==> try-lagoon: inputs <==
// ram_tester
module ram_tester
#(
     parameter AXI_ID           = 0
)
(
     input          clk_i
    ,input          rst_i
    ,input          cfg_awvalid_i
    ,input  [31:0]  cfg_awaddr_i
    ,input          cfg_wvalid_i
    ,input  [31:0]  cfg_wdata_i
    ,input  [3:0]   cfg_wstrb_i
    ,input          cfg_bready_i
    ,input          cfg_arvalid_i
    ,input  [31:0]  cfg_araddr_i
    ,input          cfg_rready_i
    ,input          outport_awready_i
    ,input          outport_wready_i
    ,input          outport_bvalid_i
    ,input  [1:0]   outport_bresp_i
    ,input  [3:0]   outport_bid_i
    ,input          outport_arready_i
    ,input          outport_rvalid_i
    ,input  [31:0]  outport_rdata_i
    ,input  [1:0]   outport_rresp_i
    ,input  [3:0]   outport_rid_i
    ,input          outport_rlast_i
    ,output         cfg_awready_o
    ,output         cfg_wready_o
    ,output         cfg_bvalid_o
    ,output [1:0]   cfg_bresp_o
    ,output         cfg_arready_o
    ,output         cfg_rvalid_o
    ,output [31:0]  cfg_rdata_o
    ,output [1:0]   cfg_rresp_o
    ,output         outport_awvalid_o
    ,output [31:0]  outport_awaddr_o
    ,output [3:0]   outport_awid_o
    ,output [7:0]   outport_awlen_o
    ,output [1:0]   outport_awburst_o
    ,output         outport_wvalid_o
    ,output [31:0]  outport_wdata_o
    ,output [3:0]   outport_wstrb_o
    ,output         outport_wlast_o
    ,output         outport_bready_o
    ,output         outport_arvalid_o
    ,output [31:0]  outport_araddr_o
    ,output [3:0]   outport_arid_o
    ,output [7:0]   outport_arlen_o
    ,output [1:0]   outport_arburst_o
    ,output         outport_rready_o
);
clock: 10.0 ns
lec_check: 0
cap_margin: 35
core_margin: 2
core_utilization: 40
gpl_timing_driven: 0
setup_slack_margin: 2.12
slew_margin: 20
run.sh (not shown) runs the stock make flow with config.mk's settings and CLKGATE_MAP_FILE=.
==> try-tundra: changes against try-lagoon <==
- ABC_AREA: unset -> 1
- CAP_MARGIN: 35 -> 5
- CORE_ASPECT_RATIO: unset -> 0.92
- CORE_UTILIZATION: 40 -> 72
- CTS_CLUSTER_SIZE: unset -> 41
- GPL_TIMING_DRIVEN: 0 -> unset
- HOLD_SLACK_MARGIN: unset -> 0.29
- PLACE_DENSITY: unset -> 0.65
- SETUP_SLACK_MARGIN: 2.12 -> -0.38
==> flow/constraint.sdc (replaced) <==
create_clock -name core_clock -period 4.98 [get_ports {clk_i}]
set_input_delay 0.9960 -clock core_clock [delete_from_list [all_inputs] [get_ports {clk_i}]]
set_output_delay 0.9960 -clock core_clock [all_outputs]
set_load 0.01 [all_outputs]
==> results.yml <==
# implementation run metrics
outcome:
  outcome: "timing/DRC/antenna clean"
synth:
  ys_sh_xor_pct: 3.90
  area_leaders: "edfxtp_1 (38%), dfrtp_1 (22%), mux2_2 (4.2%)"
  mux_area_share_pct: 6.00
  top_logic_kind: "AND-OR/OR-AND gates"
floorplanning:
  die_w_um: 348
  fp.dieH_um: 348
clocking:
  numCtsBuffers: 103
finish:
  logic_gates: 2651
  flop_area_um2: 28300
  sh_seq_area_pct: 50.1
sta:
  tns_ns: 0
  fin_ws_ns: 2.38
detailed_routing:
  num_antenna_cells: 3
  dr_wl_met2_mm: 71.2
worst_setup_path:
  r2r_cells: 28
That was try-lagoon.
==> results.yml <==
# implementation run metrics
outcome:
  outcome: "finished with violations"
  failed_checks: "negative setup slack"
sta:
  tns_ns: -19.88
  fin_ws_ns: -1.04
  final-setup-viol-count: 34
floorplanning:
  fp.dieH_um: 254
  die_w_um: 276
worst_setup_path:
  r2r_cells: 35
clocking:
  numCtsBuffers: 98
finish:
  flop_area_um2: 28200
  logic_gates: 3284
That was try-tundra.

==> onyx <==
Starting RTL as in the previous note.
clock: 8.86 ns
lec_check: 0
cap_margin: 20
core_margin: 2
core_utilization: 71
cts_cluster_diameter: 38
cts_cluster_size: 31
slew_margin: 20
==> juniper: changes against onyx <==
Settings changed: ABC_AREA set to 1, CORE_ASPECT_RATIO set to 1.33, CORE_UTILIZATION 71 to 72, CTS_CLUSTER_DIAMETER 38 to 385, CTS_CLUSTER_SIZE 31 to 100.
==> flow/constraint.sdc (replaced) <==
create_clock -name core_clock -period 3.59 [get_ports {clk_i}]
set_input_delay 0.7180 -clock core_clock [delete_from_list [all_inputs] [get_ports {clk_i}]]
set_output_delay 0.7180 -clock core_clock [all_outputs]
set_load 0.01 [all_outputs]
==> umber: changes against onyx <==
Settings changed: ABC_AREA set to 1, CORE_ASPECT_RATIO set to 1.34, CORE_UTILIZATION 71 to 72, CTS_CLUSTER_DIAMETER 38 to unset, CTS_CLUSTER_SIZE 31 to 88, PLACE_DENSITY set to 0.39, SETUP_SLACK_MARGIN set to 0.5, TNS_END_PERCENT set to 15.
==> flow/constraint.sdc (replaced) <==
create_clock -name core_clock -period 8.32 [get_ports {clk_i}]
set_input_delay 1.6640 -clock core_clock [delete_from_list [all_inputs] [get_ports {clk_i}]]
set_output_delay 1.6640 -clock core_clock [all_outputs]
set_load 0.01 [all_outputs]
==> summary of the runs <==
onyx completed with no timing, DRC or antenna violations. umber finished with timing, DRC and antenna clean. juniper aborted during global routing (5_1_grt). In onyx the register-to-register slack is worse than in umber, by 0.30 ns. In onyx the combinational power is larger than in umber, by about 10%. In synthesized cell count, umber and juniper do not differ. In onyx the hold slack is lower than in umber, by 0.0034 ns. Of umber and onyx, onyx has the higher power (gap about 9%, measured against onyx). The highest die area belongs to umber, the lowest to onyx. In onyx the non-clock buffer count is lower than in umber, by 3. Of umber and onyx, onyx has the higher count of clock-buffer cells in the layout (gap 16). In juniper the synthesized area is higher than in onyx, by 3.6%.
Power is estimated from default activity; no workload was simulated.
